Setup of lane 1:
==> flow/design.v (excerpt) <==
module Calculator2_0(clk, rst, col, btn, btnres, fil, Sseg, anodos);
Size: roughly 7700 cells after synthesis, about 290 flip-flops.
==> flow/config.mk <==
export PLATFORM = sky130hd
export DESIGN_NAME = Calculator2_0
export DESIGN_NICKNAME = Calculator2_0
export VERILOG_FILES = /design/flow/design.v
export SDC_FILE = /design/flow/constraint.sdc
export NUM_CORES = 4
export LEC_CHECK = 0
export ABC_AREA = 0
export CAP_MARGIN = 20
export CORE_MARGIN = 2
export CORE_UTILIZATION = 64
export CTS_CLUSTER_SIZE = 96
export PLACE_DENSITY = 0.43
export SLEW_MARGIN = 20
==> flow/constraint.sdc <==
create_clock -name core_clock -period 53.7 [get_ports {clk}]
set_input_delay 10.7400 -clock core_clock [delete_from_list [all_inputs] [get_ports {clk}]]
set_output_delay 10.7400 -clock core_clock [all_outputs]
set_load 0.01 [all_outputs]
run.sh (not shown) runs the stock make flow with config.mk's settings and CLKGATE_MAP_FILE=.
Lane 1 is listed as incomplete: the tool reported an error in 5_1_grt and the run ended there.
### lane 1 -> lane 2
Settings: clearing PLACE_DENSITY, which used to be 0.43; clearing ABC_AREA, which used to be 0; clearing CTS_CLUSTER_SIZE, which used to be 96; putting MAX_ROUTING_LAYER at met4 where nothing was set; swapping 64 for 59 in CORE_UTILIZATION; swapping 53.7 for 89.1 in the clock period (ns, I/O delays scaled along).
Results
- The remaining runs in lane 1 and lane 2 completed every stage, whereas lane 1 halted early.
- Although lane 2 finished all stages, its layout failed final checks on negative setup slack.
- FAIL lane 1 @ 5_1_grt: tool exited with error
- Lane 2 against lane 1: share of the yosys chip area belonging to registers now sits at about the same level; worst slack after detailed placement now sits higher; cts-stage hold buffer count now sits at about the same level.
- Lane 2 ended with less post-cts resize count than lane 1.
- Lane 2 vs. lane 1: number of instances in the synthesized netlist about even; floorplan die width rose about 4%.
- Any difference in netlist area before placement between lane 2 and lane 1 is small enough to ignore.
- NOTE: area after detailed placement in lane 2 falls short of that of lane 1
Input-level comparison between lane 3 and lane 2:
Settings: removing MAX_ROUTING_LAYER (formerly met4); changing CORE_UTILIZATION from 59 to 16; changing the clock period (ns, I/O delays scaled along) from 89.1 to 105.0.
## What came out
- Lane 3 vs lane 2 — number of standard-cell rows in the floorplan climbed by more than half
- In lane 3, the share of cell area taken by flip-flops and latches came out 0.63 points above the value in lane 2.
- Lane 3: full flow OK, the timing, design-rule and antenna checks passed
- Measured against lane 2, the wire length of lane 3 comes out at 0.902 times the reference value.
- Detailed-route vias per instance in lane 3 is 29% below lane 2.
- Relative to lane 2, lane 3 improves half-perimeter wire length after detailed placement.
- Lane 3 vs lane 2 on maximum frequency: lane 3 is the lower one.
- Post-layout instance area is higher on lane 2
Here is what was changed in the inputs of lane 4 compared with lane 3.
Settings: swapping 16 for 67 in CORE_UTILIZATION; swapping 20 for 40 in CAP_MARGIN; putting MAX_ROUTING_LAYER at met4 where nothing was set; putting CORE_ASPECT_RATIO at 0.53 where nothing was set; swapping 105.0 for 89.1 in the clock period (ns, I/O delays scaled along).
==> results <==
Lane 4 vs lane 3: floorplan core density up in lane 4
Lane 4 falls short of lane 3 in final HPWL from detailed placement.
Chip area in the Yosys report: lane 4 vs lane 3 identical
[compare] base=lane 3 new=lane 4: placement-stage worst setup slack shrank by 4600 ps; number of setup buffers added after CTS grew by 377; post-cts sizing count grew by 284.
Lane 3 fits on a die that is larger than the die of lane 4.
No final results exist for lane 4, since it was stopped by error GRT-0232 during 5_1_grt.
Global placement routability congestion: lane 4 vs lane 3 up about 25%
Edits applied to the flow inputs when going from lane 4 to lane 5:
Settings: PLACE_DENSITY now 0.64, previously not set; CAP_MARGIN now 20, was 40; CORE_UTILIZATION now 70, was 67; CORE_ASPECT_RATIO no longer set, was 0.53; the clock period (ns, I/O delays scaled along) now 95.1, was 89.1.
- Going from lane 4 to lane 5, number of buffers added by the clock tree synthesis step rose by 6, die extent in x fell by 120 um, number of gates resized after cts fell by about 80%.
- Taking lane 5 as 1.0, lane 4 lands at 9.2 on number of setup buffers added after CTS.
- Diff lane 4..lane 5 | synthesized netlist cell count | unchanged
- Changes observed in lane 5 relative to lane 4: cell total after placement fell by about 11%; area fraction in and, or, nand and nor cells after synthesis stayed essentially flat.
- Re chip height: lane 5 and lane 4 aren't equal, and the lower value belongs to lane 4.
- Comparing lane 5 and lane 4, initial standard-cell utilization of the core is higher on lane 5.
- Not one of lane 5 and lane 4 finished clean.
- Stage in which a tool error killed lane 4: 5_1_grt.
- Although lane 5 finished all stages, its layout failed final checks on negative setup slack.
- Die size for lane 5: about 4.4% down relative to lane 4
- Measured against lane 4, the HPWL after detailed placement of lane 5 comes out at 0.80 times the reference value.

* * *

Calculator2_0 again, from the RTL that the note above started with.
Design Calculator2_0, start of the top module:
module Calculator2_0(clk, rst, col, btn, btnres, fil, Sseg, anodos);
	input clk;
	input rst;
	input [3:0] col;
	input btn;
	input btnres;
	output [3:0] fil;
	output [6:0] Sseg;
	output [7:0] anodos;
	wire clk1kHz;
	wire clk20Hz;
	wire [3:0]tecla;
	wire [20:0] Ssegnum1;
	wire [20:0] Ssegnum2;
	wire [6:0] signo1;
	wire [6:0] operador;
	wire [9:0] num1;
	wire [9:0] num2;
	wire sig1;
	wire [1:0] oper;
	wire [19:0] resultado;
	wire [1:0] signo_resultado;
	wire [23:0] dres;
	wire [6:0] CSseg;
	divfreq div(clk, rst, clk1kHz);
	divfreq20 div20(clk, rst, clk20Hz);
	Barrido_filas barfil(clk, rst, clk20Hz, fil);
	Comparador_col comp(clk, rst, fil, col, tecla);
	Conversor print(tecla, CSseg);
	Barrido_displays bardisp(clk, rst, btn, btnres, CSseg, clk1kHz, dres, signo_resultado, Sseg, anodos, Ssegnum1, Ssegnum2, operador, signo1);
	Ssegtobin convsegtobin(clk, rst, Ssegnum1, Ssegnum2, signo1, operador, num1, num2, sig1, oper);
	Operacion op(num1, num2, sig1, oper, resultado, signo_resultado);
	Digitos_result digres(resultado, dres);
endmodule
make LEC_CHECK=0 CAP_MARGIN=15 CELL_PAD_IN_SITES_GLOBAL_PLACEMENT=3 CORE_ASPECT_RATIO=0.62 CORE_MARGIN=6 CORE_UTILIZATION=41 GPL_ROUTABILITY_DRIVEN=1 HOLD_SLACK_MARGIN=-0.07 MIN_ROUTING_LAYER=met1 PLACE_DENSITY_LB_ADDON=0.01 SETUP_SLACK_MARGIN=5.0 SLEW_MARGIN=5 finish   # period 115.0 ns
The baseline completed without violations.
==> next run, changes <==
CAP_MARGIN = 35   (was 15)
CELL_PAD_IN_SITES_GLOBAL_PLACEMENT = default   (was 3)
CORE_ASPECT_RATIO = 1.51   (was 0.62)
CORE_MARGIN = 8   (was 6)
CORE_UTILIZATION = 63   (was 41)
PLACE_DENSITY_LB_ADDON = default   (was 0.01)
SETUP_SLACK_MARGIN = default   (was 5.0)
SLEW_MARGIN = 10   (was 5)
The new run completed without violations.
Sequential share of layout area climbs by 0.28 points.
Die area went down by a quarter to a third.
Area after synthesis stays the same.
Non-clock buffer count came out lower by 45.
Via count grows by a few percent.
Wire length shrinks by roughly a tenth.
Flip-flop count does not change.
Worst setup slack loses 4.1 ns.
Utilization came out higher by 22 points.
==> next run, changes <==
CAP_MARGIN = 10   (was 35)
CORE_ASPECT_RATIO = 0.53   (was 1.51)
CORE_MARGIN = 2   (was 8)
CORE_UTILIZATION = 60   (was 63)
SLEW_MARGIN = 20   (was 10)
clock period = 83.3 ns   (was 115.0 ns; I/O delays follow)
Outcome:
- With this change the flow stopped in global routing (5_1_grt) on GRT-0232
- die size drops by about 3%
- synthesized cell count does not change
- synthesized area is unchanged
==> next run, changes <==
ABC_AREA = 1   (was default)
CAP_MARGIN = 20   (was 10)
CORE_ASPECT_RATIO = default   (was 0.53)
CORE_UTILIZATION = 68   (was 60)
GPL_ROUTABILITY_DRIVEN = default   (was 1)
HOLD_SLACK_MARGIN = default   (was -0.07)
MIN_ROUTING_LAYER = default   (was met1)
clock period = 113.0 ns   (was 83.3 ns; I/O delays follow)
Outcome: Now the flow went through all stages and came out clean; synthesized area went up by 9.3%; die area went down by 3.6%; synthesized cell count went up by 27%.
==> next run, changes <==
ABC_AREA = default   (was 1)
CORE_UTILIZATION = 40   (was 68)
clock period = 105.0 ns   (was 113.0 ns; I/O delays follow)
Outcome: The changed run ran to the end with no violations. Cell area decreases by 2.5%. Critical path depth decreases by 72. Utilization decreases by 26 points. Maximum frequency decreases by 2.0%. Sequential share of layout area increases by 0.25 points.
